`flow/design.v`:
```
`timescale 1ns/10ps
module  CONV(
	input	wire				clk,
	input	wire				reset,
	output reg 				busy,	
	input	wire				ready,	
	output reg [11:0]	iaddr,
	input	wire [19:0] idata, 		 
	output reg	 			cwr,
	output reg [11:0]	caddr_wr,
	output reg [19:0]	cdata_wr,  
	output reg	 			crd,
	output reg [11:0]	caddr_rd, 
	input	wire [19:0]	cdata_rd,  
	output reg [2:0] 	csel	 
);
	localparam [19:0] KERNEL_0_0 = 20'h0A89E;
	localparam [19:0] KERNEL_0_1 = 20'h092D5;
	localparam [19:0] KERNEL_0_2 = 20'h06D43;
	localparam [19:0] KERNEL_0_3 = 20'h01004;
	localparam [19:0] KERNEL_0_4 = 20'hF8F71;
	localparam [19:0] KERNEL_0_5 = 20'hF6E54;
	localparam [19:0] KERNEL_0_6 = 20'hFA6D7;
	localparam [19:0] KERNEL_0_7 = 20'hFC834;
	localparam [19:0] KERNEL_0_8 = 20'hFAC19;
	localparam [19:0] KERNEL_1_0 = 20'hFDB55;
	localparam [19:0] KERNEL_1_1 = 20'h02992;
	localparam [19:0] KERNEL_1_2 = 20'hFC994;
	localparam [19:0] KERNEL_1_3 = 20'h050FD;
	localparam [19:0] KERNEL_1_4 = 20'h02F20;
	localparam [19:0] KERNEL_1_5 = 20'h0202D;
	localparam [19:0] KERNEL_1_6 = 20'h03BD7;
	localparam [19:0] KERNEL_1_7 = 20'hFD369;
	localparam [19:0] KERNEL_1_8 = 20'h05E68;
	parameter [19:0] BIAS_0 = 20'h01310;
	parameter [19:0] BIAS_1 = 20'hF7295;
	reg [20:0] 	ma;
	reg [19:0]	mb;
	reg  				me;
	wire [40:0] mo;
	wire 				mv;
	multi_div
	#(
	  .SIZE_A(21),
	  .SIZE_B(20),
	  .SIGNED(1),
	  .STEP_SIZE(1) 
	) multi_u1(
	  .clk(clk),.reset(reset),
	  .en(me),
	  .select(1'b0),
	  .a(ma),
	  .b(mb),
	  .P(mo),
	  .div_zero(),
	  .Valid(mv),
	  .Busy()
	);
	parameter LAYER_0 	= 0,
						LAYER_1_2 = 1,
						IDLE 			= 2;
	reg [1:0] 				state;
	reg 							IMG_S;
	reg [5:0] 				state_x,state_y;
	reg [3:0] 				state_step;
	reg [1:0] 				state_dx,state_dy;  
	reg signed [43:0] write_reg;
	always@(*)begin
		busy <= state==IDLE ? 0:1;
	end
	always @(posedge clk or posedge reset) begin
		if(reset)begin
			state <= IDLE;
			cwr <= 0;
			iaddr <= 0;
			csel <= 0;
			crd <= 0;
			caddr_rd <= 0;
			IMG_S <= 0;
			me<= 0;
			write_reg <= 0;
			state_step <= 0;
			{state_y,state_x} 	<= 0;
			{state_dx,state_dy} <= 0;
		end else begin
			case(state)
				LAYER_0:begin	
					case(state_step)
						0:begin
							if( $signed(state_x+state_dx-1) < 0 || $signed(state_x+state_dx-1) > 63 
								|| $signed(state_y+state_dy-1) < 0 || $signed(state_y+state_dy-1) > 63)begin
								iaddr <= 0;	
								state_step <= 3;
							end else begin
								iaddr[11:6] 	<= state_y + state_dy - 1;
								iaddr[5:0] 	<= state_x + state_dx - 1;
								state_step <= state_step + 1;
							end
						end
						1:begin
							me <= 1;
							ma <= idata;
							if(IMG_S==0)begin
								case({state_dy,state_dx})
									{2'd0,2'd0}: mb <= KERNEL_0_0;
									{2'd0,2'd1}: mb <= KERNEL_0_1;
									{2'd0,2'd2}: mb <= KERNEL_0_2;
									{2'd1,2'd0}: mb <= KERNEL_0_3;
									{2'd1,2'd1}: mb <= KERNEL_0_4;
									{2'd1,2'd2}: mb <= KERNEL_0_5;
									{2'd2,2'd0}: mb <= KERNEL_0_6;
									{2'd2,2'd1}: mb <= KERNEL_0_7;
									{2'd2,2'd2}: mb <= KERNEL_0_8;
									default mb <= 0;
								endcase
							end
							else begin
								case({state_dy,state_dx})
									{2'd0,2'd0}: mb <= KERNEL_1_0;
									{2'd0,2'd1}: mb <= KERNEL_1_1;
									{2'd0,2'd2}: mb <= KERNEL_1_2;
									{2'd1,2'd0}: mb <= KERNEL_1_3;
									{2'd1,2'd1}: mb <= KERNEL_1_4;
									{2'd1,2'd2}: mb <= KERNEL_1_5;
									{2'd2,2'd0}: mb <= KERNEL_1_6;
									{2'd2,2'd1}: mb <= KERNEL_1_7;
									{2'd2,2'd2}: mb <= KERNEL_1_8;
									default mb <= 0;
								endcase
							end
							state_step <= state_step + 1;
						end
						2:begin
							me <= 0;
							if(mv)begin  
								write_reg <= $signed(write_reg) + $signed(mo); 
								state_step <= state_step + 1;
							end
							else state_step <= state_step;
						end
						3:begin
							if(state_dy == 2 && state_dx == 2)begin
								{state_dx,state_dy} <= 0;
								state_step <= state_step + 1;
								if(IMG_S) write_reg <= $signed(write_reg) + ($signed(BIAS_1)<<16);
								else write_reg <= $signed(write_reg) + ($signed(BIAS_0)<<16);
							end else if(state_dx == 2)begin
								state_dx <= 0;
								state_dy <= state_dy + 1;
								state_step <= 0;
							end else begin
								state_dx <= state_dx + 1;
								state_step <= 0;
							end
						end
						4:begin
								cwr <= 1;
								csel <= IMG_S ? 2:1;
								state_step <= state_step + 1;
								caddr_wr <= {state_y,state_x};
								cdata_wr <= (write_reg < 0) ? 0 :  ((write_reg>>16)+write_reg[15]) ;  
						end
						5:begin
							cwr <= 0;
							if(state_y == 63 && state_x == 63)begin
								if(IMG_S)begin
									state <= LAYER_1_2;
									IMG_S <= 0;
								end else begin
									IMG_S <= 1;
								end 	
								state_x <= 0;
								state_y <= 0;
							end 
							else if(state_x == 63)begin
								state_x <= 0;
								state_y <= state_y + 1; 
							end 
							else begin
								state_x <= state_x + 1;
							end
							state_dx <= 0;
							state_dy <= 0;
							state_step <= 0;
							write_reg <= 0;
						end
					endcase
				end 
				LAYER_1_2:begin
					case(state_step)
						0:begin
							csel <= IMG_S ? 2 : 1;
							cwr <= 0;
							crd <= 1;
							caddr_rd[11-:5] <= state_y; 
							caddr_rd[5-:5]  <= state_x; 
							caddr_rd[6] <= 0;
							caddr_rd[0] <= 0;
							state_step <= state_step + 1;
						end
						1:begin
							caddr_rd[6] <= 0;
							caddr_rd[0] <= 1;
							write_reg <= 	cdata_rd;			
							state_step <= state_step + 1;
						end
						2:begin
							caddr_rd[6] <= 1;
							caddr_rd[0] <= 0;
							write_reg <= (write_reg > cdata_rd) ? write_reg : cdata_rd;			
							state_step <= state_step + 1;
						end
						3:begin
							caddr_rd[6] <= 1;
							caddr_rd[0] <= 1;
							write_reg <= (write_reg > cdata_rd) ? write_reg : cdata_rd;			
							state_step <= state_step + 1;
						end
						4:begin
							crd <= 0;
							cwr <= 1;
							csel <= IMG_S ? 4 : 3;
							caddr_wr <= {2'b00,state_y[4:0],state_x[4:0]};
							cdata_wr <= (write_reg > cdata_rd) ? write_reg : cdata_rd;			
							state_step <= state_step + 1;
						end
						5:begin
							csel <= 5;
							if(IMG_S) caddr_wr <= {1'b0,state_y[4:0],state_x[4:0],1'b1};
							else caddr_wr <= {1'b0,state_y[4:0],state_x[4:0],1'b0};
							state_step <= state_step + 1;
						end
						6:begin
							cwr <= 0;
							if(state_y==31 && state_x==31)begin
								if(IMG_S)begin
									state <= IDLE;
									IMG_S <= 0;
								end else begin
									IMG_S <= 1;
								end
								state_x <= 0;
								state_y <= 0;
							end
							else if(state_x == 31)begin
								state_y <= state_y + 1;
								state_x <= 0;
							end else begin
								state_x <= state_x + 1;
							end
							state_step <= 0;
						end
					endcase
				end
				IDLE:begin
					if(ready)begin
						state <= LAYER_0;
					end
					cwr <= 0;
					IMG_S <= 0;
					me <= 0;
					write_reg <= 0;
					state_step <= 0;
					{state_y,state_x} 	<= 0;
					{state_dx,state_dy} <= 0;
				end
			endcase
		end
	end
endmodule
module multi_div
#(
  parameter SIZE_A = 128,
  parameter SIZE_B = 64,
  parameter SIGNED = 0,
  parameter STEP_SIZE = 1 
)(
  input wire clk,reset,
  input wire en,
  input wire select,
  input wire [SIZE_A-1:0] a,
  input wire [SIZE_B-1:0] b,
  output reg [SIZE_A+SIZE_B-1:0] P,
  output reg div_zero,
  output reg Valid,
  output reg Busy
);
  parameter READ_IN       = 0,
            CALCULATE     = 1,
            PREPARE_DATA  = 2,
            DATA_OUT      = 3;
  reg [1:0] state;
  reg [9:0] state_counter;
  reg neg_signed;
  reg [SIZE_A-1:0] data_b;
  reg [SIZE_A+SIZE_B:0] r;   
  always@(*)begin
    Valid <= (state == DATA_OUT) ? 1'b1:1'b0;
    Busy  <= (state == CALCULATE || state == PREPARE_DATA) ? 1'b1:1'b0;
  end
  always@(posedge clk or posedge reset)begin
    if(reset)begin
      state <= READ_IN;
      state_counter <= 0;
    end else begin
      case(state)
        READ_IN   :begin
          if(en)begin
            if(select && b==0)begin
              state <= DATA_OUT;
              div_zero <= 1;
            end else begin
              state <= CALCULATE;
              div_zero <= 0;
            end 
            state_counter <= 0;
          end  
        end
        CALCULATE :begin
          if(state_counter == (SIZE_A/STEP_SIZE)-1)begin
            state <= PREPARE_DATA;
            state_counter <= 0;
          end
          else begin
            state_counter <= state_counter + 1;
          end
        end
        PREPARE_DATA:begin
          state <= DATA_OUT;
          state_counter <= 0;
        end
        DATA_OUT  :begin
          state <= READ_IN;
          state_counter <= 0;
        end
        default begin
          state <= READ_IN;
          state_counter <= 0;
        end
      endcase
    end
  end
  reg [SIZE_A-1:0] na;
  reg [SIZE_B-1:0] nb;
  reg in_select;
  integer i;
  always@(posedge clk or posedge reset)begin
    if(reset)begin
      r = 0;
      data_b = 0;
			P = 0;
      neg_signed = 0;
    end else begin
      case(state)
        READ_IN   :begin
          if(en)begin
            if(SIGNED)begin
              neg_signed = a[SIZE_A-1] ^ b[SIZE_B-1];
              na = a[SIZE_A-1] ? -a:a;
              nb = b[SIZE_B-1] ? -b:b;
            end
            else begin
              na = a;
              nb = b;
            end
            r = {na,1'b0,{SIZE_B{1'b0}}};
            data_b = nb;
            in_select = select;
          end  
        end
        CALCULATE :begin
          for(i=0;i<STEP_SIZE;i=i+1)begin 
          	r = r[SIZE_A+SIZE_B] ? ((r<<1)+data_b) : (r<<1);
          end
        end
        PREPARE_DATA:begin
          P = r[SIZE_A+SIZE_B-1:0];
          if(neg_signed)begin
            P = -P;
          end
        end
      endcase
    end
  end
endmodule
```
`flow/run.sh`:
```
#!/bin/bash
# the make line also repeats each setting of config.mk as NAME=value (left out here)
make -C /OpenROAD-flow-scripts/flow DESIGN_CONFIG=/design/flow/config.mk WORK_HOME=/design/flow/orfs CLKGATE_MAP_FILE= finish
```
`flow/config.mk`:
```
export PLATFORM = sky130hd
export DESIGN_NAME = CONV
export DESIGN_NICKNAME = CONV
export VERILOG_FILES = /design/flow/design.v
export SDC_FILE = /design/flow/constraint.sdc
export NUM_CORES = 4
export LEC_CHECK = 0
export CAP_MARGIN = 20
export CELL_PAD_IN_SITES_GLOBAL_PLACEMENT = 0
export CORE_ASPECT_RATIO = 1.13
export CORE_MARGIN = 2
export CORE_UTILIZATION = 72
export CTS_CLUSTER_DIAMETER = 54
export CTS_CLUSTER_SIZE = 38
export GPL_TIMING_DRIVEN = 1
export MAX_ROUTING_LAYER = met4
export PLACE_DENSITY_LB_ADDON = 0.21
export SETUP_SLACK_MARGIN = 0.56
export SLEW_MARGIN = 10
export TNS_END_PERCENT = 60
```
`flow/constraint.sdc`:
```
create_clock -name core_clock -period 3.21 [get_ports {clk}]
set_input_delay 0.6420 -clock core_clock [delete_from_list [all_inputs] [get_ports {clk}]]
set_output_delay 0.6420 -clock core_clock [all_outputs]
set_load 0.01 [all_outputs]
```
==> results of run 1 <==
## stage by stage
| step | util, % | power, mW |
|---|---|---|
| 4_1_cts | 92.1 | 14.8 |
| 3_5_place_dp | 83.1 | 10.7 |
| 3_3_place_gp | 83.1 | 10.4 |
| 2_1_floorplan | - | 8.57 |
## metal layers
metal | GRT overflow | track usage [%]
met3 | 98 | 87.1
met5 | - | -
met4 | 589 | 117
met1 | 49 | 92.9
met2 | 2651 | 145
## repair_timing
action | in CTS
gates cloned | 3
buffers inserted | 56
pin swaps | 128
resized | 226
endpoints found under the setup margin | 137
==> results_dict.tcl, run 1 <==
# yosys + openroad results
set metrics [dict create \
    netlist_instances 2300 \
    synth_top_cell_by_count "nand2_1" \
    ys_dominant_reg_cell "dfrtp_1" \
    ys_sh_simple_pct 16.9 \
    outcome "stopped before the end" \
    syn-num-nets 2473 \
    dp_slack_ns -0.472 \
    yosysCellCount 2300 \
    topCombFamilyByArea "AND-OR/OR-AND gates" \
    ys_ff 285 \
    place_area_sq_mm 0.0226 \
    io_buffer_count 104 \
    failing_step "5_1_grt" \
    synthMuxAreaShare_pct 3.13 \
    synthAoiAreaFrac_pct 22.7 \
    cts_buffer_depth 3 \
    synth-xor-area-share_pct 6.96 \
    netlist.area_leader.share_pct 26.9 \
    fp-utilization_pct 73.3 \
    finalWeightedCongestion 1.03 \
    ys_seq_share_pct 37.6 \
    yosysTopAreaCell "dfrtp_1" \
    io-pin-count 105 \
    yosys_area_sq_mm 0.0199 \
    synth_adder_area_share_pct 8.33 \
    rows 64 \
    yosys_warnings 2 \
    h-tree-depth 1 \
    cts_root_buffer "clkbuf_16" \
    common_cells "239 x nand2_1, 224 x o21ai_0, 214 x dfrtp_1" \
    enable_flop_cells 69 \
    hpwl_um 45900 \
    postSynthAreaPerCell_sq_um 8.65 \
    overflow 3387 \
    cts_buffers 29 \
    async_reset_ff_share_pct 75.8 \
    top_cells_by_area "dfrtp_1 27%, edfxtp_1 10%, ha_1 7.9%" \
    die_area_sq_mm 0.0290 \
    core-area_sq_mm 0.0271 \
    synth_area_sq_mm 0.0199 \
    error "[ERROR GRT-0232] Routing congestion too high. Check the congestion heatmap in the GUI." \
    fp.dieW_um 160 \
    synth.distinct_cells 82 \
    dp_cells 2836 \
    grtUsageTotal_pct 110 \
    die_y_um 181 \
    cts_hold_buf 0 \
    clock-sinks 285 \
]
==> inputs of run 2 (changes only) <==
- CELL_PAD_IN_SITES_GLOBAL_PLACEMENT: 0 -> not set
- CORE_ASPECT_RATIO: 1.13 -> not set
- CORE_UTILIZATION: 72 -> 63
- CTS_CLUSTER_DIAMETER: 54 -> not set
- CTS_CLUSTER_SIZE: 38 -> not set
- GPL_TIMING_DRIVEN: 1 -> not set
- MAX_ROUTING_LAYER: met4 -> not set
- PLACE_DENSITY: not set -> 0.36
- PLACE_DENSITY_LB_ADDON: 0.21 -> not set
- SETUP_SLACK_MARGIN: 0.56 -> not set
- SLEW_MARGIN: 10 -> 20
- TNS_END_PERCENT: 60 -> not set
- clock period: 3.21 -> 4.49 ns (I/O delays scaled with it)
==> run 2 against run 1 <==
Net effect:
- now clean on timing, DRC and antenna
- die size up 14%
- area after synthesis unchanged
- synthesized cell count unchanged
==> results_dict.tcl, run 2 <==
# place-and-route summary
set metrics [dict create \
    outcome "complete, no violations" \
    die_area_sq_mm 0.0330 \
    enable_flop_cells 69 \
    final_util_pct 71.6 \
    cpLargestDelayFamily "AND-OR/OR-AND gates" \
    clock-sinks 285 \
    p_int_mw 6.37 \
    ys_dominant_reg_cell "dfrtp_1" \
    arrival_ns 4.15 \
    area_delta_synth_final_pct 12.8 \
    crit_slowest_cell "or4b_2" \
    netlist_instances 2300 \
    synth_top_cell_by_count "nand2_1" \
    insertion_delay_ns 0.54 \
    reg2reg_slack_ns 0.78 \
    die_y_um 182 \
    powerDensity_mw_per_mm2 465 \
    holdPathEnd "iaddr[0]" \
    fillers 2451 \
    pwr-share-comb_pct 36.4 \
    relSlewSlack_pct 35.6 \
    worst_setup_path_start_kind "flip-flop" \
    final-setup-viol-count 0 \
    synthMuxAreaShare_pct 3.13 \
    tool_warnings 50 \
    rsz0062_at_grt "false" \
    cp_common_cell "a21oi_1" \
    synth_area_sq_mm 0.0199 \
    first_pass_iters 8 \
    tightest_slew_ns 0.959 \
    power.total_mw 10.4 \
    cts_buffers 36 \
    worstHoldStart "iaddr[0]" \
    cp-end-kind "flip-flop" \
    synthAoiAreaFrac_pct 22.7 \
    yosys_warnings 2 \
    drtIter0Drc 1687 \
    seq_power_share_pct 34.1 \
    top_cells_by_area "dfrtp_1 27%, edfxtp_1 10%, ha_1 7.9%" \
    grt_pass1_wl_um 90400 \
    crit_fanout 12 \
    hold_violations 0 \
    yosysTopAreaCell "dfrtp_1" \
    fp-utilization_pct 63.5 \
    ys_seq_share_pct 37.6 \
    io-pin-count 105 \
    r2r_cells 10 \
    vias 17800 \
    postSynthAreaPerCell_sq_um 8.65 \
    dp_slack_ns 0.291 \
    clock_power_share_pct 29.5 \
    cts_hold_buf 0 \
    core-area_sq_mm 0.0313 \
    worstSetupPathType "flip-flop to flip-flop" \
    crit_chain "ha_1 > and2_1 > a221o_1 > a21oi_1 > nand3_1 > o21ai_1 > o21ai_0 > or4b_2 > a21oi_1 > a2bb2oi_1" \
    worstSetupPathDepth 10 \
    startpoint "write_reg[18]" \
    overflow 0 \
    post-route-min-period_ns 3.71 \
    fin_nets 2506 \
    grt_max_degree 155 \
    fin_ws_ns 0.781 \
    cts_root_buffer "clkbuf_16" \
    hp-class "flip-flop to flip-flop" \
    power.switching_mw 4.06 \
    vdd_ir_drop_max_mv 0.389 \
    hold_slack_ns 0.478 \
    crit_end "write_reg[43]" \
    cpPeakStageDelay_ns 0.70 \
    yosysCellCount 2300 \
    common_cells "239 x nand2_1, 224 x o21ai_0, 214 x dfrtp_1" \
    ant_nets 0 \
    switching_share_pct 38.9 \
    synth-xor-area-share_pct 6.96 \
    final_max_slew_viol_count 0 \
    powerSeq_mw 3.56 \
    synth.distinct_cells 82 \
    power_leader "combinational cells" \
    ys_ff 285 \
    cts_tree "yes" \
    syn-num-nets 2473 \
    p_comb_mw 3.79 \
    grtUsageTotal_pct 34.2 \
    fin_skew_ns 0.0285 \
    routedWlPerCell_um 20.4 \
    synth_adder_area_share_pct 8.33 \
    leakage_nw 9.85 \
    hpwl_um 41300 \
    crit_buf_inv 0 \
    h-tree-depth 2 \
    drv_cap 0 \
    rows 65 \
    insertedDiodeCount 0 \
    routed_wl_um 56400 \
    max_freq_ghz 0.270 \
    post-route-drc-count 0 \
    r2r_end "write_reg[43]" \
    crit_required_ns 4.93 \
    ys_sh_simple_pct 16.9 \
    antenna_found_initial 1 \
    grt_pass1_vias 17100 \
    cts_buffer_depth 3 \
    viasPerCell 6.43 \
    finalWeightedCongestion 0.947 \
    yosys_area_sq_mm 0.0199 \
    topCombFamilyByArea "AND-OR/OR-AND gates" \
    clk_pin_slew_ns 0.06 \
    io_buffer_count 104 \
    fp.dieW_um 182 \
    cts_setup_buffers 0 \
    async_reset_ff_share_pct 75.8 \
    p_clk_mw 3.08 \
    cts.repair.resized 0 \
    post-route-period-util_pct 82.6 \
    netlist.area_leader.share_pct 26.9 \
    r2r_start "write_reg[18]" \
    hold_depth 2 \
]
run 2: area by class of cell:
cell class | instances | area [sq um] | share of cell area [%]
Inverter | 93 | 353 | 1.57
Tap cell | 402 | 503 | 2.24
Multi-Input combinational cell | 1785 | 11600 | 51.6
Timing Repair Buffer | 132 | 1260 | 5.63
Clock inverter | 17 | 223 | 0.993
Sequential cell | 285 | 7480 | 33.4
Clock buffer | 48 | 1030 | 4.59
run 2: through the flow:
stage	setup TNS (ns)	instance area [sq um]	instances
2_1_floorplan	-58.76	19900	2300
6_report	0	22400	2762
3_5_place_dp	0	21200	2697
4_1_cts	0	22400	2762
5_1_grt	0	22400	2762
3_3_place_gp	0	21200	2697
run 2: routing by layer:
metal  up-vias  GRT usage [%]  wire (um)
met3       126           4.93       3970
met2       654           56.4      26600
met5         -              0          0
met1      8547           46.2      23900
met4         0           12.7       1940
li1       8426              -          -
==> inputs of run 3 (changes only) <==
- ABC_AREA: not set -> 0
- CORE_UTILIZATION: 63 -> 72
- CTS_CLUSTER_SIZE: not set -> 38
- HOLD_SLACK_MARGIN: not set -> -0.09
- MAX_ROUTING_LAYER: not set -> met4
- PLACE_DENSITY: 0.36 -> not set
- SETUP_SLACK_MARGIN: not set -> 0.97
- clock period: 4.49 -> 3.32 ns (I/O delays scaled with it)
==> run 3 against run 2 <==
Net effect:
- the run now fails in 5_1_grt
- synthesized cell count stayed put
- die size is 12% lower
- area after synthesis did not move
==> results_dict.tcl, run 3 <==
# yosys + openroad results
set metrics [dict create \
    outcome "stopped before the end" \
    failing_step "5_1_grt" \
    error "[ERROR DPL-0038] Utilization greater than 100%, impossible to legalize" \
    die_y_um 170 \
    top_cells_by_area "dfrtp_1 27%, edfxtp_1 10%, ha_1 7.9%" \
    h-tree-depth 1 \
    synthMuxAreaShare_pct 3.13 \
    cts_root_buffer "clkbuf_16" \
    syn-num-nets 2473 \
    clock-sinks 285 \
    rows 60 \
    synth.distinct_cells 82 \
    ys_sh_simple_pct 16.9 \
    cts_buffers 31 \
    synth-xor-area-share_pct 6.96 \
    topCombFamilyByArea "AND-OR/OR-AND gates" \
    die_area_sq_mm 0.0290 \
    yosysTopAreaCell "dfrtp_1" \
    hpwl_um 45200 \
    postSynthAreaPerCell_sq_um 8.65 \
    place_area_sq_mm 0.0224 \
    fp-utilization_pct 73.6 \
    common_cells "239 x nand2_1, 224 x o21ai_0, 214 x dfrtp_1" \
    ys_seq_share_pct 37.6 \
    synth_adder_area_share_pct 8.33 \
    yosys_area_sq_mm 0.0199 \
    io_buffer_count 104 \
    ys_dominant_reg_cell "dfrtp_1" \
    yosysCellCount 2300 \
    async_reset_ff_share_pct 75.8 \
    synthAoiAreaFrac_pct 22.7 \
    core-area_sq_mm 0.0270 \
    netlist.area_leader.share_pct 26.9 \
    enable_flop_cells 69 \
    fp.dieW_um 170 \
    yosys_warnings 2 \
    synth_area_sq_mm 0.0199 \
    synth_top_cell_by_count "nand2_1" \
    io-pin-count 105 \
    dp_slack_ns -0.251 \
    ys_ff 285 \
    finalWeightedCongestion 0.996 \
    cts_buffer_depth 3 \
    netlist_instances 2300 \
]
-- run 3: metrics by stage --
| step | TNS (ns) | total power [mW] | hold WS (ns) | cells |
|---|---|---|---|---|
| detailed placement | -5.41 | 10.4 | 0.470 | 2729 |
| CTS | 0 | 14.9 | 0.487 | 2860 |
| global placement | -1.41 | 10.1 | 0.465 | 2729 |
| floorplan | -159.05 | 8.61 | 0.352 | 2300 |
-- run 3: timing repair --
action | 4_1_cts
hold endpoints to repair | 0
gates cloned | 4
resized | 194
endpoints found under the setup margin | 175
hold buffers | 0
setup buffers | 70
pin swaps | 106
==> inputs of run 4 (changes only) <==
- ABC_AREA: 0 -> not set
- CAP_MARGIN: 20 -> 15
- CELL_PAD_IN_SITES_GLOBAL_PLACEMENT: not set -> 0
- CORE_ASPECT_RATIO: not set -> 1.13
- CTS_CLUSTER_SIZE: 38 -> 24
- GPL_TIMING_DRIVEN: not set -> 1
- HOLD_SLACK_MARGIN: -0.09 -> -0.06
- SETUP_SLACK_MARGIN: 0.97 -> -0.17
- SLEW_MARGIN: 20 -> 35
- TNS_END_PERCENT: not set -> 80
- clock period: 3.32 -> 1.72 ns (I/O delays scaled with it)
==> run 4 against run 3 <==
Net effect:
- die size barely moved
- area after synthesis did not move
- the run fails in 4_1_cts
- synthesized cell count stayed put
==> results_dict.tcl, run 4 <==
# yosys + openroad results
set metrics [dict create \
    outcome "stopped before the end" \
    failing_step "4_1_cts" \
    error "[ERROR DPL-0038] Utilization greater than 100%, impossible to legalize" \
    place_area_sq_mm 0.0262 \
    rows 64 \
    fp-utilization_pct 73.3 \
    synth_top_cell_by_count "nand2_1" \
    syn-num-nets 2473 \
    top_cells_by_area "dfrtp_1 27%, edfxtp_1 10%, ha_1 7.9%" \
    yosysTopAreaCell "dfrtp_1" \
    ys_ff 285 \
    hpwl_um 64400 \
    ys_seq_share_pct 37.6 \
    die_y_um 181 \
    ys_dominant_reg_cell "dfrtp_1" \
    yosysCellCount 2300 \
    synthAoiAreaFrac_pct 22.7 \
    fp.dieW_um 160 \
    synth-xor-area-share_pct 6.96 \
    postSynthAreaPerCell_sq_um 8.65 \
    core-area_sq_mm 0.0271 \
    netlist.area_leader.share_pct 26.9 \
    netlist_instances 2300 \
    io_buffer_count 104 \
    synth_adder_area_share_pct 8.33 \
    dp_slack_ns -1.90 \
    yosys_warnings 2 \
    dp_cells 3269 \
    finalWeightedCongestion 1.03 \
    yosys_area_sq_mm 0.0199 \
    die_area_sq_mm 0.0290 \
    synthMuxAreaShare_pct 3.13 \
    async_reset_ff_share_pct 75.8 \
    io-pin-count 105 \
    ys_sh_simple_pct 16.9 \
    synth.distinct_cells 82 \
    topCombFamilyByArea "AND-OR/OR-AND gates" \
    common_cells "239 x nand2_1, 224 x o21ai_0, 214 x dfrtp_1" \
    enable_flop_cells 69 \
    synth_area_sq_mm 0.0199 \
]
-- run 4: stage by stage --
| stage | TNS, ns | hold slack, ns |
|---|---|---|
| 3_5_place_dp | -229.50 | 0.467 |
| 2_1_floorplan | -642.04 | 0.352 |
| 3_3_place_gp | -185.04 | 0.464 |
==> inputs of run 5 (changes only) <==
- ABC_AREA: not set -> 0
- CAP_MARGIN: 15 -> 20
- CELL_PAD_IN_SITES_GLOBAL_PLACEMENT: 0 -> not set
- CORE_ASPECT_RATIO: 1.13 -> not set
- CTS_CLUSTER_SIZE: 24 -> 38
- GPL_TIMING_DRIVEN: 1 -> not set
- HOLD_SLACK_MARGIN: -0.06 -> -0.09
- SETUP_SLACK_MARGIN: -0.17 -> 0.81
- SLEW_MARGIN: 35 -> 20
- TNS_END_PERCENT: 80 -> not set
- clock period: 1.72 -> 3.35 ns (I/O delays scaled with it)
==> run 5 against run 4 <==
Net effect:
- the flow stops in 5_1_grt
- synthesized cell count is the same
- area after synthesis is the same
- die size is essentially flat
==> results_dict.tcl, run 5 <==
# yosys + openroad results
set metrics [dict create \
    clock-sinks 285 \
    netlist_instances 2300 \
    yosys_area_sq_mm 0.0199 \
    h-tree-depth 1 \
    enable_flop_cells 69 \
    yosysTopAreaCell "dfrtp_1" \
    common_cells "239 x nand2_1, 224 x o21ai_0, 214 x dfrtp_1" \
    dp_slack_ns -0.241 \
    failing_step "5_1_grt" \
    synth_adder_area_share_pct 8.33 \
    synth_top_cell_by_count "nand2_1" \
    die_y_um 170 \
    yosys_warnings 2 \
    outcome "stopped before the end" \
    top_cells_by_area "dfrtp_1 27%, edfxtp_1 10%, ha_1 7.9%" \
    synthAoiAreaFrac_pct 22.7 \
    ys_dominant_reg_cell "dfrtp_1" \
    yosysCellCount 2300 \
    io-pin-count 105 \
    ys_seq_share_pct 37.6 \
    synth-xor-area-share_pct 6.96 \
    cts_buffers 31 \
    rows 60 \
    synth.distinct_cells 82 \
    io_buffer_count 104 \
    cts_hold_buf 0 \
    fp-utilization_pct 73.6 \
    cts_root_buffer "clkbuf_16" \
    error "[ERROR GRT-0232] Routing congestion too high. Check the congestion heatmap in the GUI." \
    hpwl_um 44600 \
    async_reset_ff_share_pct 75.8 \
    die_area_sq_mm 0.0290 \
    grtUsageTotal_pct 115 \
    ys_ff 285 \
    netlist.area_leader.share_pct 26.9 \
    ys_sh_simple_pct 16.9 \
    finalWeightedCongestion 1.00 \
    topCombFamilyByArea "AND-OR/OR-AND gates" \
    postSynthAreaPerCell_sq_um 8.65 \
    synth_area_sq_mm 0.0199 \
    synthMuxAreaShare_pct 3.13 \
    core-area_sq_mm 0.0270 \
    overflow 4137 \
    fp.dieW_um 170 \
    cts_buffer_depth 3 \
    syn-num-nets 2473 \
]
-- run 5: repair_timing --
item | in CTS
endpoints found under the setup margin | 153
cloned | 7
setup buffers | 64
pin swaps | 114
endpoints found under the hold margin | 0
gates resized | 215
-- run 5: layer usage --
layer	global-route usage [%]	overflow
met1	94.8	123
met5	-	-
met3	89.5	185
met4	121	671
met2	155	3158
-- run 5: stage by stage --
step	std cells	instance area [sq um]	setup TNS (ns)	utilization, %
after floorplan	2300	20400	-152.26	-
after global placement	2729	22200	-1.27	82.2
after detailed placement	2729	22200	-3.85	82.2
after CTS	2858	24800	0	91.8
==> inputs of run 6 (changes only) <==
- ABC_AREA: 0 -> not set
- CELL_PAD_IN_SITES_GLOBAL_PLACEMENT: not set -> 0
- CORE_ASPECT_RATIO: not set -> 1.13
- CORE_UTILIZATION: 72 -> 71
- CTS_CLUSTER_DIAMETER: not set -> 54
- GPL_TIMING_DRIVEN: not set -> 1
- HOLD_SLACK_MARGIN: -0.09 -> not set
- PLACE_DENSITY: not set -> 0.68
- SETUP_SLACK_MARGIN: 0.81 -> 0.56
- SLEW_MARGIN: 20 -> 10
- TNS_END_PERCENT: not set -> 30
- clock period: 3.35 -> 3.21 ns (I/O delays scaled with it)
==> run 6 against run 5 <==
Net effect:
- the run again fails in 5_1_grt
- area after synthesis unchanged
- synthesized cell count is the same
- die size is 1.4% higher
==> results_dict.tcl, run 6 <==
# yosys + openroad results
set metrics [dict create \
    top_cells_by_area "dfrtp_1 27%, edfxtp_1 10%, ha_1 7.9%" \
    cts_buffers 25 \
    cts_root_buffer "clkbuf_16" \
    synthMuxAreaShare_pct 3.13 \
    common_cells "239 x nand2_1, 224 x o21ai_0, 214 x dfrtp_1" \
    synth_area_sq_mm 0.0199 \
    synth.distinct_cells 82 \
    die_area_sq_mm 0.0294 \
    enable_flop_cells 69 \
    core-area_sq_mm 0.0277 \
    dp_cells 2843 \
    failing_step "5_1_grt" \
    netlist.area_leader.share_pct 26.9 \
    yosys_area_sq_mm 0.0199 \
    io-pin-count 105 \
    outcome "stopped before the end" \
    clock-sinks 285 \
    ys_seq_share_pct 37.6 \
    yosysCellCount 2300 \
    yosys_warnings 2 \
    ys_dominant_reg_cell "dfrtp_1" \
    topCombFamilyByArea "AND-OR/OR-AND gates" \
    netlist_instances 2300 \
    synth_top_cell_by_count "nand2_1" \
    rows 65 \
    synth-xor-area-share_pct 6.96 \
    h-tree-depth 1 \
    postSynthAreaPerCell_sq_um 8.65 \
    cts_buffer_depth 3 \
    hpwl_um 45500 \
    async_reset_ff_share_pct 75.8 \
    ys_sh_simple_pct 16.9 \
    synth_adder_area_share_pct 8.33 \
    place_area_sq_mm 0.0225 \
    io_buffer_count 104 \
    fp.dieW_um 161 \
    ys_ff 285 \
    yosysTopAreaCell "dfrtp_1" \
    finalWeightedCongestion 0.999 \
    die_y_um 182 \
    synthAoiAreaFrac_pct 22.7 \
    fp-utilization_pct 71.7 \
    syn-num-nets 2473 \
]
run 6: what timing repair did:
item | 4_1_cts
gates resized | 176
setup buffers | 42
pin swaps | 83
gates cloned | 2
hold buffers | 0
endpoints found under the setup margin | 137
run 6: stage by stage:
step,worst slack (ns),setup TNS [ns]
after CTS,0.0916,0
after detailed placement,-0.632,-27.01
after global placement,-0.572,-24.25
after floorplan,-1.95,-184.12
==> inputs of run 7 (changes only) <==
- CELL_PAD_IN_SITES_GLOBAL_PLACEMENT: 0 -> not set
- CORE_ASPECT_RATIO: 1.13 -> not set
- CORE_UTILIZATION: 71 -> 69
- CTS_CLUSTER_DIAMETER: 54 -> not set
- CTS_CLUSTER_SIZE: 38 -> 35
- GPL_TIMING_DRIVEN: 1 -> not set
- MAX_ROUTING_LAYER: met4 -> not set
- PLACE_DENSITY: 0.68 -> 0.84
- SETUP_SLACK_MARGIN: 0.56 -> 0.96
- SLEW_MARGIN: 10 -> 20
- TNS_END_PERCENT: 30 -> not set
- clock period: 3.21 -> 3.23 ns (I/O delays scaled with it)
==> run 7 against run 6 <==
Net effect:
- the run again fails in 5_1_grt
- area after synthesis is the same
- die size up 2.8%
- synthesized cell count did not move
==> results_dict.tcl, run 7 <==
# yosys + openroad results
set metrics [dict create \
    outcome "stopped before the end" \
    failing_step "5_1_grt" \
    error "[ERROR GRT-0232] Routing congestion too high. Check the congestion heatmap in the GUI." \
    die_y_um 174 \
    die_area_sq_mm 0.0302 \
    clock-sinks 285 \
    yosys_area_sq_mm 0.0199 \
    fp.dieW_um 174 \
    netlist_instances 2300 \
    synthAoiAreaFrac_pct 22.7 \
    fp-utilization_pct 69.7 \
    hpwl_um 44600 \
    ys_sh_simple_pct 16.9 \
    synth_area_sq_mm 0.0199 \
    h-tree-depth 1 \
    synth_top_cell_by_count "nand2_1" \
    cts_buffers 31 \
    io-pin-count 105 \
    ys_seq_share_pct 37.6 \
    dp_cells 2786 \
    top_cells_by_area "dfrtp_1 27%, edfxtp_1 10%, ha_1 7.9%" \
    netlist.area_leader.share_pct 26.9 \
    io_buffer_count 104 \
    ys_dominant_reg_cell "dfrtp_1" \
    postSynthAreaPerCell_sq_um 8.65 \
    enable_flop_cells 69 \
    async_reset_ff_share_pct 75.8 \
    common_cells "239 x nand2_1, 224 x o21ai_0, 214 x dfrtp_1" \
    synthMuxAreaShare_pct 3.13 \
    finalWeightedCongestion 0.978 \
    core-area_sq_mm 0.0285 \
    ys_ff 285 \
    overflow 67 \
    synth_adder_area_share_pct 8.33 \
    cts_buffer_depth 3 \
    yosysCellCount 2300 \
    synth-xor-area-share_pct 6.96 \
    yosysTopAreaCell "dfrtp_1" \
    grtUsageTotal_pct 76.2 \
    rows 62 \
    topCombFamilyByArea "AND-OR/OR-AND gates" \
    yosys_warnings 2 \
    cts_root_buffer "clkbuf_16" \
    syn-num-nets 2473 \
    synth.distinct_cells 82 \
]
[run 7: repair_timing]
action	4_1_cts
resized	245
buffers inserted	90
cloned	3
endpoints found under the setup margin	234
pin swaps	104
hold buffers	0
[run 7: through the flow]
step | worst slack, ns | util, % | instance area, sq um
2_1_floorplan | -1.94 | - | 20600
3_3_place_gp | -0.267 | 79.0 | 22500
3_5_place_dp | -0.373 | 79.0 | 22500
4_1_cts | 0.205 | 89.2 | 25500
[run 7: routing by layer]
metal	GRT usage [%]	GRT overflow
met1	77.3	0
met2	92.7	21
met3	59.6	8
met4	73.7	38
met5	35.3	0
==> inputs of run 8 (changes only) <==
- CORE_UTILIZATION: 69 -> 70
- CTS_CLUSTER_SIZE: 35 -> 22
- HOLD_SLACK_MARGIN: not set -> -0.1
- MAX_ROUTING_LAYER: not set -> met4
- PLACE_DENSITY: 0.84 -> not set
- SETUP_SLACK_MARGIN: 0.96 -> not set
- clock period: 3.23 -> 3.21 ns (I/O delays scaled with it)
==> run 8 against run 7 <==
Net effect:
- now fails the layout checks on negative setup slack
- die size fell by 1.4%
- area after synthesis did not move
- synthesized cell count did not move
==> results_dict.tcl, run 8 <==
# place-and-route summary
set metrics [dict create \
    r2r_end "write_reg[1]" \
    synthMuxAreaShare_pct 3.13 \
    max_freq_ghz 0.300 \
    crit_end "write_reg[1]" \
    yosys_area_sq_mm 0.0199 \
    insertedDiodeCount 0 \
    worst_setup_path_start_kind "primary input" \
    insertion_delay_ns 0.59 \
    top_cells_by_area "dfrtp_1 27%, edfxtp_1 10%, ha_1 7.9%" \
    clock_power_share_pct 24.1 \
    drtIter0Drc 2733 \
    ys_ff 285 \
    enable_flop_cells 69 \
    cp-end-kind "flip-flop" \
    crit_fanout 14 \
    vias 20000 \
    wl_met1_um 23800 \
    r2r_cells 12 \
    dp_cells 2850 \
    final_max_slew_viol_count 0 \
    cts_root_buffer "clkbuf_16" \
    vdd_ir_drop_max_mv 0.745 \
    fp.dieW_um 173 \
    routedWlPerCell_um 22.5 \
    io_buffer_count 104 \
    rows 61 \
    first_pass_iters 9 \
    powerDensity_mw_per_mm2 613 \
    postSynthAreaPerCell_sq_um 8.65 \
    powerSeq_mw 4.75 \
    topCombFamilyByArea "AND-OR/OR-AND gates" \
    leakage_nw 10.7 \
    die_area_sq_mm 0.0298 \
    crit_slowest_cell "clkdlybuf4s50_1" \
    power_leader "combinational cells" \
    violations "negative setup slack" \
    yosysTopAreaCell "dfrtp_1" \
    finalWeightedCongestion 1.00 \
    hp-class "flip-flop to flip-flop" \
    tool_warnings 51 \
    reg2reg_slack_ns -0.08 \
    syn-num-nets 2473 \
    final-setup-viol-count 13 \
    pwr-share-comb_pct 43.4 \
    common_cells "239 x nand2_1, 224 x o21ai_0, 214 x dfrtp_1" \
    die_y_um 173 \
    relSlewSlack_pct 39.1 \
    cts_tree "yes" \
    h-tree-depth 1 \
    p_comb_mw 6.34 \
    netlist_instances 2300 \
    hold_depth 2 \
    netlist.area_leader.share_pct 26.9 \
    yosys_warnings 2 \
    ys_dominant_reg_cell "dfrtp_1" \
    fin_ws_ns -0.121 \
    synthAoiAreaFrac_pct 22.7 \
    async_reset_ff_share_pct 75.8 \
    post-route-drc-count 0 \
    antenna_found_initial 0 \
    worstSetupPathType "primary input to flip-flop" \
    outcome "failed layout checks" \
    final_cells 2916 \
    hold_violations 0 \
    startpoint "cdata_rd[10]" \
    arrival_ns 3.79 \
    hpwl_um 45300 \
    cts_hold_buf 0 \
    crit_chain "clkdlybuf4s50_1 > inv_1 > ha_1 > nand4_1 > nor3_1 > a21oi_1 > a311oi_4 > buf_6 > nor2b_1 > nor2_2 > buf_12 > a22oi_1 > o21ai_0" \
    synth_top_cell_by_count "nand2_1" \
    area_delta_synth_final_pct 19.8 \
    synth_adder_area_share_pct 8.33 \
    clk_pin_slew_ns 0.07 \
    io-pin-count 105 \
    power.switching_mw 6.00 \
    cts_buffer_depth 3 \
    cts_buffers 31 \
    met2_wirelength_um 30500 \
    cpLargestDelayFamily "buffers and inverters" \
    overflow 0 \
    wl_met3_um 7070 \
    ys_seq_share_pct 37.6 \
    p_clk_mw 3.53 \
    holdPathEnd "multi_u1.data_b[6]" \
    crit_required_ns 3.66 \
    hold_slack_ns 0.491 \
    worstSetupPathDepth 13 \
    grt_pass1_wl_um 103000 \
    grt_pass1_vias 19300 \
    ys_sh_simple_pct 16.9 \
    crit_buf_inv 4 \
    r2r_start "write_reg[11]" \
    seq_power_share_pct 32.5 \
    worstHoldStart "multi_u1.data_b[6]" \
    switching_share_pct 41.1 \
    tightest_slew_ns 0.914 \
    routed_wl_um 65700 \
    clock-sinks 285 \
    fp-utilization_pct 71.4 \
    rsz0062_at_grt "true" \
    viasPerCell 6.86 \
    fin_skew_ns 0.0239 \
    post-route-period-util_pct 104 \
    synth-xor-area-share_pct 6.96 \
    route.top_layer_used "met4" \
    fin_nets 2686 \
    core-area_sq_mm 0.0279 \
    ant_nets 0 \
    grtUsageTotal_pct 43.8 \
    drv_cap 0 \
    cpPeakStageDelay_ns 0.50 \
    synth.distinct_cells 82 \
    yosysCellCount 2300 \
    p_int_mw 8.61 \
    post-route-min-period_ns 3.33 \
    synth_area_sq_mm 0.0199 \
    grt_max_degree 162 \
]
## run 8: final cells by class
type	instances	area [sq um]
inverter	93	355
fill	1515	4020
tap	378	473
sequential	285	7480
clock buffer	39	846
timing repair buffer	317	2670
multi-input combinational	1785	11900
clock inverter	19	148
## run 8: per-stage QoR
| stage | setup WS, ns | area (sq um) | TNS [ns] | utilization [%] | power, mW |
|---|---|---|---|---|---|
| CTS | 0.00476 | 23600 | 0 | 84.6 | 14.3 |
| global route | -0.163 | 23800 | -1.41 | 85.6 | 15.3 |
| global placement | -0.383 | 22500 | -15.39 | 80.7 | 10.4 |
| floorplan | -1.95 | 19900 | -183.95 | - | 8.57 |
| detailed placement | -0.485 | 22500 | -22.61 | 80.7 | 10.7 |
| finish | -0.121 | 23800 | -0.566 | 85.6 | 14.6 |
## run 8: repair_timing
action,4_1_cts,5_1_grt
pin swaps,6,20
setup buffers,1,7
setup endpoints to repair,10,74
resized,18,45
## run 8: per-layer routing
layer | up-vias | global-route usage [%]
met5 | - | -
met4 | 0 | 21.8
met3 | 393 | 8.36
met2 | 1432 | 69.6
met1 | 9406 | 53.8
li1 | 8767 | -
==> inputs of run 9 (changes only) <==
- CELL_PAD_IN_SITES_GLOBAL_PLACEMENT: not set -> 0
- CORE_ASPECT_RATIO: not set -> 1.13
- CORE_UTILIZATION: 70 -> 72
- CTS_CLUSTER_SIZE: 22 -> 24
- GPL_TIMING_DRIVEN: not set -> 1
- HOLD_SLACK_MARGIN: -0.1 -> not set
- PLACE_DENSITY_LB_ADDON: not set -> 0.21
- SETUP_SLACK_MARGIN: not set -> 1.25
- SLEW_MARGIN: 20 -> 10
- TNS_END_PERCENT: not set -> 30
- clock period: 3.21 -> 2.83 ns (I/O delays scaled with it)
==> run 9 against run 8 <==
Net effect:
- the flow now stops in 4_1_cts
- area after synthesis unchanged
- die size shrank 2.7%
- synthesized cell count is the same
==> results_dict.tcl, run 9 <==
# yosys + openroad results
set metrics [dict create \
    syn-num-nets 2473 \
    finalWeightedCongestion 1.05 \
    hpwl_um 48600 \
    error "[ERROR DPL-0033] detailed placement checks failed during check placement." \
    top_cells_by_area "dfrtp_1 27%, edfxtp_1 10%, ha_1 7.9%" \
    async_reset_ff_share_pct 75.8 \
    die_area_sq_mm 0.0290 \
    core-area_sq_mm 0.0271 \
    ys_ff 285 \
    yosys_warnings 2 \
    fp-utilization_pct 73.3 \
    common_cells "239 x nand2_1, 224 x o21ai_0, 214 x dfrtp_1" \
    yosysTopAreaCell "dfrtp_1" \
    failing_step "4_1_cts" \
    enable_flop_cells 69 \
    yosys_area_sq_mm 0.0199 \
    io_buffer_count 104 \
    synth_top_cell_by_count "nand2_1" \
    yosysCellCount 2300 \
    synth-xor-area-share_pct 6.96 \
    io-pin-count 105 \
    synthMuxAreaShare_pct 3.13 \
    synthAoiAreaFrac_pct 22.7 \
    synth_area_sq_mm 0.0199 \
    ys_seq_share_pct 37.6 \
    netlist.area_leader.share_pct 26.9 \
    ys_dominant_reg_cell "dfrtp_1" \
    fp.dieW_um 160 \
    synth.distinct_cells 82 \
    topCombFamilyByArea "AND-OR/OR-AND gates" \
    outcome "stopped before the end" \
    netlist_instances 2300 \
    synth_adder_area_share_pct 8.33 \
    rows 64 \
    ys_sh_simple_pct 16.9 \
    place_area_sq_mm 0.0235 \
    die_y_um 181 \
    postSynthAreaPerCell_sq_um 8.65 \
]
run 9: stage by stage:
step                      util [%]  instances  setup WS (ns)
after detailed placement      86.6       2962         -0.894
after global placement        86.6       2962         -0.718
after floorplan                  -       2300          -2.26
==> inputs of run 10 (changes only) <==
- CAP_MARGIN: 20 -> 30
- CELL_PAD_IN_SITES_GLOBAL_PLACEMENT: 0 -> not set
- CORE_ASPECT_RATIO: 1.13 -> 0.52
- CORE_UTILIZATION: 72 -> 52
- CTS_CLUSTER_SIZE: 24 -> not set
- GPL_TIMING_DRIVEN: 1 -> 0
- MAX_ROUTING_LAYER: met4 -> not set
- PLACE_DENSITY_LB_ADDON: 0.21 -> 0.29
- SETUP_SLACK_MARGIN: 1.25 -> 0.65
- TNS_END_PERCENT: 30 -> not set
- clock period: 2.83 -> 5.98 ns (I/O delays scaled with it)
==> run 10 against run 9 <==
Net effect:
- now clean on timing, DRC and antenna
- synthesized cell count did not move
- area after synthesis did not move
- die size rose by 38%
==> results_dict.tcl, run 10 <==
# place-and-route summary
set metrics [dict create \
    ys_seq_share_pct 37.6 \
    fin_area_sq_mm 0.0227 \
    holdPathEnd "multi_u1.state[3]" \
    cts.repair.resized 0 \
    synth_area_sq_mm 0.0199 \
    crit_buf_inv 4 \
    r2r_start "state_dx[0]" \
    worstHoldStart "multi_u1.state[1]" \
    fp-utilization_pct 53.0 \
    cts_tree "yes" \
    cts_buffer_depth 3 \
    p_int_mw 4.43 \
    r2r_cells 13 \
    cts_setup_buffers 0 \
    netlist_instances 2300 \
    clock-sinks 285 \
    grtUsageTotal_pct 32.0 \
    core-area_sq_mm 0.0375 \
    multiInputGateArea_sq_mm 0.0115 \
    worstSetupPathType "primary input to flip-flop" \
    dp_slack_ns 0.781 \
    fin_ws_ns 1.32 \
    hp-class "flip-flop to flip-flop" \
    final_util_pct 60.5 \
    yosys_warnings 2 \
    rsz0062_at_grt "false" \
    io_buffer_count 104 \
    fillers 3331 \
    antenna_found_initial 1 \
    switching_share_pct 42.3 \
    die_y_um 145 \
    cts_hold_buf 0 \
    async_reset_ff_share_pct 75.8 \
    vias 18800 \
    routed_wl_um 64700 \
    grt_pass1_wl_um 99900 \
    power_leader "combinational cells" \
    synthMuxAreaShare_pct 3.13 \
    post-route-period-util_pct 78.0 \
    reg2reg_slack_ns 1.97 \
    crit_chain "clkdlybuf4s50_1 > inv_1 > ha_1 > a21oi_1 > o21ai_0 > a2111oi_0 > a21oi_1 > a311oi_2 > buf_2 > buf_2 > mux2i_1 > o22ai_1" \
    crit_end "cdata_wr[12]" \
    routedWlPerCell_um 21.8 \
    seq_power_share_pct 33.7 \
    synth_top_cell_by_count "nand2_1" \
    yosysTopAreaCell "dfrtp_1" \
    overflow 0 \
    h-tree-depth 1 \
    final-setup-viol-count 0 \
    ys_sh_simple_pct 16.9 \
    grt_max_degree 38 \
    max_freq_ghz 0.214 \
    ys_dominant_reg_cell "dfrtp_1" \
    synthAoiAreaFrac_pct 22.7 \
    io-pin-count 105 \
    enable_flop_cells 69 \
    clk_pin_slew_ns 0.06 \
    insertion_delay_ns 0.61 \
    rows 51 \
    powerSeq_mw 2.59 \
    relSlewSlack_pct 34.7 \
    power.switching_mw 3.25 \
    fin_skew_ns 0.0288 \
    syn-num-nets 2473 \
    worstSetupPathDepth 12 \
    powerDensity_mw_per_mm2 338 \
    pwr-share-comb_pct 41.6 \
    leakage_nw 9.84 \
    common_cells "239 x nand2_1, 224 x o21ai_0, 214 x dfrtp_1" \
    cpPeakStageDelay_ns 0.65 \
    post-route-min-period_ns 4.66 \
    insertedDiodeCount 0 \
    tool_warnings 46 \
    cts_root_buffer "clkbuf_16" \
    fp.dieW_um 275 \
    ant_nets 0 \
    postSynthAreaPerCell_sq_um 8.65 \
    synth-xor-area-share_pct 6.96 \
    first_pass_iters 6 \
    place_area_sq_mm 0.0217 \
    crit_fanout 10 \
    tightest_slew_ns 0.976 \
    worst_setup_path_start_kind "primary input" \
    post-route-drc-count 0 \
    topCombFamilyByArea "AND-OR/OR-AND gates" \
    flop_area_sq_mm 0.00748 \
    viasPerCell 6.34 \
    drtIter0Drc 2716 \
    grt_pass1_vias 17300 \
    setup_tns_ns 0 \
    yosys_area_sq_mm 0.0199 \
    top_cells_by_area "dfrtp_1 27%, edfxtp_1 10%, ha_1 7.9%" \
    die_area_sq_mm 0.0399 \
    yosysCellCount 2300 \
    vdd_ir_drop_max_mv 0.231 \
    cp-end-kind "flip-flop" \
    hold_violations 0 \
    outcome "complete, no violations" \
    crit_required_ns 6.30 \
    p_comb_mw 3.19 \
    fin_nets 2617 \
    startpoint "cdata_rd[15]" \
    final_max_slew_viol_count 0 \
    cts_buffers 29 \
    power.total_mw 7.68 \
    netlist.area_leader.share_pct 26.9 \
    ys_ff 285 \
    arrival_ns 4.98 \
    synth.distinct_cells 82 \
    drv_cap 0 \
    clock_power_share_pct 24.7 \
    hold_depth 0 \
    area_delta_synth_final_pct 14.1 \
    p_clk_mw 1.90 \
    r2r_end "write_reg[41]" \
    finalWeightedCongestion 0.944 \
    crit_slowest_cell "a311oi_2" \
    hpwl_um 50700 \
    cpLargestDelayFamily "AND-OR/OR-AND gates" \
    synth_adder_area_share_pct 8.33 \
]
[run 10: metrics by stage]
step	std cells	hold slack [ns]
after floorplan	2300	0.352
final	2969	0.372
after CTS	2968	0.374
after detailed placement	2915	0.358
after global placement	2907	0.357
after global routing	2969	0.405
[run 10: area by class of cell]
cell class | count | share of cell area, %
timing repair buffer | 113 | 5.38
clock buffer | 38 | 3.43
sequential | 285 | 33.0
buffer | 137 | 2.32
clock inverter | 15 | 0.733
multi-input combinational | 1785 | 50.9
tap | 503 | 2.77
inverter | 93 | 1.55
[run 10: layer usage]
metal	GRT usage, %	part of all wire (%)
met1	51.7	48
met4	5.35	1.7
met3	7.35	11
met5	0	0.020
met2	43.1	39
==> inputs of run 11 (changes only) <==
- ABC_AREA: not set -> 0
- CAP_MARGIN: 30 -> 20
- CORE_ASPECT_RATIO: 0.52 -> not set
- CORE_UTILIZATION: 52 -> 71
- CTS_CLUSTER_DIAMETER: not set -> 357
- CTS_CLUSTER_SIZE: not set -> 93
- GPL_TIMING_DRIVEN: 0 -> not set
- PLACE_DENSITY: not set -> 0.36
- PLACE_DENSITY_LB_ADDON: 0.29 -> not set
- SETUP_SLACK_MARGIN: 0.65 -> 0.76
- SLEW_MARGIN: 10 -> 20
- clock period: 5.98 -> 3.23 ns (I/O delays scaled with it)
==> run 11 against run 10 <==
Net effect:
- area after synthesis unchanged
- the flow now stops in 5_1_grt
- synthesized cell count unchanged
- die size decreased by 26%
==> results_dict.tcl, run 11 <==
# yosys + openroad results
set metrics [dict create \
    outcome "stopped before the end" \
    failing_step "5_1_grt" \
    error "[ERROR GRT-0232] Routing congestion too high. Check the congestion heatmap in the GUI." \
    topCombFamilyByArea "AND-OR/OR-AND gates" \
    common_cells "239 x nand2_1, 224 x o21ai_0, 214 x dfrtp_1" \
    syn-num-nets 2473 \
    clock-sinks 285 \
    h-tree-depth 1 \
    fp-utilization_pct 71.8 \
    netlist_instances 2300 \
    ys_sh_simple_pct 16.9 \
    overflow 163 \
    synth_area_sq_mm 0.0199 \
    cts_hold_buf 0 \
    die_area_sq_mm 0.0294 \
    dp_slack_ns -0.299 \
    postSynthAreaPerCell_sq_um 8.65 \
    ys_seq_share_pct 37.6 \
    synthMuxAreaShare_pct 3.13 \
    top_cells_by_area "dfrtp_1 27%, edfxtp_1 10%, ha_1 7.9%" \
    cts_root_buffer "clkbuf_16" \
    die_y_um 171 \
    cts_buffers 7 \
    ys_ff 285 \
    grtUsageTotal_pct 80.4 \
    ys_dominant_reg_cell "dfrtp_1" \
    finalWeightedCongestion 0.966 \
    enable_flop_cells 69 \
    io_buffer_count 104 \
    place_area_sq_mm 0.0225 \
    yosys_area_sq_mm 0.0199 \
    yosysCellCount 2300 \
    yosysTopAreaCell "dfrtp_1" \
    cts_buffer_depth 3 \
    netlist.area_leader.share_pct 26.9 \
    async_reset_ff_share_pct 75.8 \
    hpwl_um 44600 \
    yosys_warnings 2 \
    rows 61 \
    core-area_sq_mm 0.0277 \
    synth_top_cell_by_count "nand2_1" \
    fp.dieW_um 171 \
    synth_adder_area_share_pct 8.33 \
    synthAoiAreaFrac_pct 22.7 \
    synth.distinct_cells 82 \
    synth-xor-area-share_pct 6.96 \
    io-pin-count 105 \
]
run 11: repair_timing:
| item | CTS |
|---|---|
| cloned | 5 |
| endpoints found under the setup margin | 154 |
| setup buffers | 83 |
| pin swaps | 152 |
| resized | 255 |
run 11: per-stage QoR:
| step | instances | hold slack, ns |
|---|---|---|
| 2_1_floorplan | 2300 | 0.352 |
| 3_3_place_gp | 2782 | 0.465 |
| 3_5_place_dp | 2782 | 0.473 |
| 4_1_cts | 2879 | 0.473 |
run 11: routing by layer:
metal	track usage [%]	GRT overflow
met1	79.9	1
met5	29.2	1
met3	66.5	4
met4	83.9	81
met2	95.1	76
==> inputs of run 12 (changes only) <==
- ABC_AREA: 0 -> not set
- CELL_PAD_IN_SITES_GLOBAL_PLACEMENT: not set -> 0
- CORE_ASPECT_RATIO: not set -> 1.13
- CORE_UTILIZATION: 71 -> 72
- CTS_CLUSTER_DIAMETER: 357 -> 28
- CTS_CLUSTER_SIZE: 93 -> not set
- GPL_TIMING_DRIVEN: not set -> 1
- MAX_ROUTING_LAYER: not set -> met4
- PLACE_DENSITY: 0.36 -> not set
- PLACE_DENSITY_LB_ADDON: not set -> 0.21
- SETUP_SLACK_MARGIN: 0.76 -> 0.56
- SLEW_MARGIN: 20 -> 10
- TNS_END_PERCENT: not set -> 30
- clock period: 3.23 -> 3.4 ns (I/O delays scaled with it)
==> run 12 against run 11 <==
Net effect:
- the run again fails in 5_1_grt
- synthesized cell count stayed put
- die size is 1.3% lower
- area after synthesis stayed put
==> results_dict.tcl, run 12 <==
# yosys + openroad results
set metrics [dict create \
    outcome "stopped before the end" \
    failing_step "5_1_grt" \
    error "[ERROR GRT-0232] Routing congestion too high. Check the congestion heatmap in the GUI." \
    common_cells "239 x nand2_1, 224 x o21ai_0, 214 x dfrtp_1" \
    yosysTopAreaCell "dfrtp_1" \
    ys_dominant_reg_cell "dfrtp_1" \
    rows 64 \
    postSynthAreaPerCell_sq_um 8.65 \
    core-area_sq_mm 0.0271 \
    topCombFamilyByArea "AND-OR/OR-AND gates" \
    ys_seq_share_pct 37.6 \
    grtUsageTotal_pct 79.2 \
    netlist_instances 2300 \
    synth.distinct_cells 82 \
    cts_hold_buf 0 \
    cts_buffers 68 \
    ys_sh_simple_pct 16.9 \
    syn-num-nets 2473 \
    synthMuxAreaShare_pct 3.13 \
    dp_cells 2798 \
    fp.dieW_um 160 \
    async_reset_ff_share_pct 75.8 \
    io-pin-count 105 \
    synthAoiAreaFrac_pct 22.7 \
    netlist.area_leader.share_pct 26.9 \
    cts_root_buffer "clkbuf_16" \
    synth_area_sq_mm 0.0199 \
    enable_flop_cells 69 \
    fp-utilization_pct 73.3 \
    finalWeightedCongestion 1.01 \
    io_buffer_count 104 \
    yosys_warnings 2 \
    die_area_sq_mm 0.0290 \
    synth_top_cell_by_count "nand2_1" \
    yosys_area_sq_mm 0.0199 \
    cts_buffer_depth 3 \
    synth_adder_area_share_pct 8.33 \
    die_y_um 181 \
    overflow 83 \
    synth-xor-area-share_pct 6.96 \
    yosysCellCount 2300 \
    h-tree-depth 3 \
    clock-sinks 285 \
    ys_ff 285 \
    top_cells_by_area "dfrtp_1 27%, edfxtp_1 10%, ha_1 7.9%" \
    hpwl_um 44600 \
]
run 12: per-stage QoR:
stage | setup WS [ns] | area (sq um) | total power, mW | hold WS [ns]
after floorplan | -1.80 | 19900 | 8.09 | 0.352
after global placement | -0.237 | 22300 | 9.71 | 0.462
after detailed placement | -0.349 | 22300 | 10.0 | 0.466
after CTS | 0.272 | 25900 | 18.1 | 0.453
run 12: what timing repair did:
item                                    in CTS
pin swaps                                   56
resized                                    145
setup buffers                               40
cloned                                       3
endpoints found under the setup margin     132
run 12: layer usage:
metal / GRT overflow / GRT usage (%)
met5: - / -
met4: 29 / 83.3
met3: 0 / 58.6
met2: 54 / 95.8
met1: 0 / 76.6
==> inputs of run 13 (changes only) <==
- CELL_PAD_IN_SITES_GLOBAL_PLACEMENT: 0 -> not set
- CORE_ASPECT_RATIO: 1.13 -> not set
- CTS_CLUSTER_DIAMETER: 28 -> not set
- CTS_CLUSTER_SIZE: not set -> 38
- GPL_TIMING_DRIVEN: 1 -> not set
- HOLD_SLACK_MARGIN: not set -> -0.09
- PLACE_DENSITY_LB_ADDON: 0.21 -> not set
- SETUP_SLACK_MARGIN: 0.56 -> not set
- SLEW_MARGIN: 10 -> 20
- TNS_END_PERCENT: 30 -> not set
- clock period: 3.4 -> 3.21 ns (I/O delays scaled with it)
==> run 13 against run 12 <==
Net effect:
- the layout now fails its checks (negative setup slack)
- area after synthesis stayed put
- die size about the same
- synthesized cell count stayed put
==> results_dict.tcl, run 13 <==
# place-and-route summary
set metrics [dict create \
    hold_violations 0 \
    synth_adder_area_share_pct 8.33 \
    area_delta_synth_final_pct 20.6 \
    violations "negative setup slack" \
    ys_seq_share_pct 37.6 \
    cts_root_buffer "clkbuf_16" \
    die_area_sq_mm 0.0290 \
    synth_area_sq_mm 0.0199 \
    synthMuxAreaShare_pct 3.13 \
    vias 21100 \
    synth_top_cell_by_count "nand2_1" \
    die_y_um 170 \
    async_reset_ff_share_pct 75.8 \
    rows 60 \
    drv_cap 0 \
    netlist.area_leader.share_pct 26.9 \
    cts_buffer_depth 3 \
    final-setup-viol-count 71 \
    final_max_slew_viol_count 0 \
    crit_end "cdata_wr[2]" \
    yosysCellCount 2300 \
    post-route-period-util_pct 121 \
    power.switching_mw 6.29 \
    seq_power_share_pct 31.6 \
    worstSetupPathDepth 10 \
    leakage_nw 10.7 \
    fin_ws_ns -0.685 \
    tool_warnings 53 \
    grt_use_met1_pct 56.1 \
    post-route-min-period_ns 3.90 \
    p_int_mw 8.69 \
    crit_required_ns 3.41 \
    max_freq_ghz 0.257 \
    netlist_instances 2300 \
    crit_chain "buf_4 > ha_4 > nand4_1 > nor3_1 > a21oi_2 > a311oi_4 > buf_6 > mux2_4 > nand2_1 > o21ai_0" \
    cts_tree "yes" \
    drtIter0Drc 3889 \
    p_clk_mw 3.60 \
    enable_flop_cells 69 \
    hold_depth 2 \
    hold_slack_ns 0.489 \
    topCombFamilyByArea "AND-OR/OR-AND gates" \
    yosys_warnings 2 \
    grt_busiest_layer "met2" \
    gr-usage-met3_pct 12.7 \
    fp.dieW_um 170 \
    grt_pass1_vias 19400 \
    p_comb_mw 6.64 \
    ys_sh_simple_pct 16.9 \
    common_cells "239 x nand2_1, 224 x o21ai_0, 214 x dfrtp_1" \
    routed_wl_um 73000 \
    antenna_found_initial 8 \
    crit_slowest_cell "nor3_1" \
    post-route-drc-count 0 \
    yosys_area_sq_mm 0.0199 \
    cts_buffers 30 \
    fp-utilization_pct 73.6 \
    r2r_cells 10 \
    powerSeq_mw 4.74 \
    tightest_slew_ns 1.03 \
    outcome "failed layout checks" \
    gr-usage-met2_pct 73.8 \
    grtUsageTotal_pct 47.1 \
    ant_nets 0 \
    arrival_ns 4.09 \
    synth-xor-area-share_pct 6.96 \
    routedWlPerCell_um 25.2 \
    vdd_ir_drop_max_mv 0.685 \
    crit_fanout 6 \
    viasPerCell 7.30 \
    finalWeightedCongestion 1.01 \
    fin_skew_ns 0.0284 \
    overflow 0 \
    final_util_pct 88.8 \
    worstSetupPathType "flip-flop to flip-flop" \
    holdPathEnd "multi_u1.data_b[16]" \
    cp-end-kind "flip-flop" \
    rsz0062_at_grt "true" \
    ys_ff 285 \
    synth.distinct_cells 82 \
    core-area_sq_mm 0.0270 \
    startpoint "write_reg[10]" \
    io_buffer_count 104 \
    h-tree-depth 1 \
    io-pin-count 105 \
    r2r_start "write_reg[10]" \
    hpwl_um 45100 \
    worstHoldStart "multi_u1.data_b[16]" \
    worst_setup_path_start_kind "flip-flop" \
    r2r_end "cdata_wr[2]" \
    crit_buf_inv 2 \
    reg2reg_slack_ns -0.69 \
    cpLargestDelayFamily "simple AND/OR/NAND/NOR gates" \
    clock_power_share_pct 24.0 \
    fin_nets 2690 \
    top_cells_by_area "dfrtp_1 27%, edfxtp_1 10%, ha_1 7.9%" \
    fillers 1229 \
    pwr-share-comb_pct 44.4 \
    ys_dominant_reg_cell "dfrtp_1" \
    clock-sinks 285 \
    synthAoiAreaFrac_pct 22.7 \
    clk_pin_slew_ns 0.08 \
    switching_share_pct 42.0 \
    yosysTopAreaCell "dfrtp_1" \
    grt_max_degree 151 \
    powerDensity_mw_per_mm2 624 \
    first_pass_iters 13 \
    hp-class "flip-flop to flip-flop" \
    syn-num-nets 2473 \
    postSynthAreaPerCell_sq_um 8.65 \
    grt_pass1_wl_um 104000 \
    cpPeakStageDelay_ns 0.86 \
    insertion_delay_ns 0.60 \
    power_leader "combinational cells" \
    relSlewSlack_pct 30.6 \
]
## run 13: layer usage
| metal | up-vias | part of all wire, % |
|---|---|---|
| li1 | 8779 | - |
| met1 | 9668 | 33 |
| met2 | 1980 | 44 |
| met3 | 668 | 14 |
| met4 | 0 | 8.5 |
| met5 | - | 0 |
## run 13: metrics by stage
step / setup TNS [ns] / total power [mW] / cell area [sq um] / cells / setup slack [ns]
final: -24.93 / 15.0 / 24000 / 2891 / -0.685
after global routing: -46.27 / 15.5 / 24000 / 2890 / -0.918
after CTS: -0.0257 / 14.3 / 23500 / 2873 / -0.0257
after detailed placement: -25.65 / 10.7 / 22400 / 2812 / -0.648
after global placement: -16.32 / 10.4 / 22400 / 2812 / -0.427
after floorplan: -183.95 / 8.57 / 19900 / 2300 / -1.95
## run 13: area by class of cell
cell class / count / area [sq um] / share of cell area (%)
diodes: 9 / 22.5 / 0.0939
repair buffers: 322 / 2720 / 11.3
well taps: 341 / 427 / 1.78
clock inverters: 9 / 70.1 / 0.292
inverters: 93 / 355 / 1.48
flip-flops and latches: 285 / 7480 / 31.2
clock buffers: 47 / 910 / 3.79
multi-input cells: 1785 / 12000 / 50.1
## run 13: what timing repair did
| action | CTS | global route |
|---|---|---|
| pin swaps | 9 | 29 |
| cloned | 0 | 0 |
| setup endpoints to repair | 17 | 76 |
| hold buffers | 0 | 0 |
| setup buffers | 5 | 9 |
| resized | 18 | 70 |
No activity file was given, so power comes from the tool's default toggle rates.
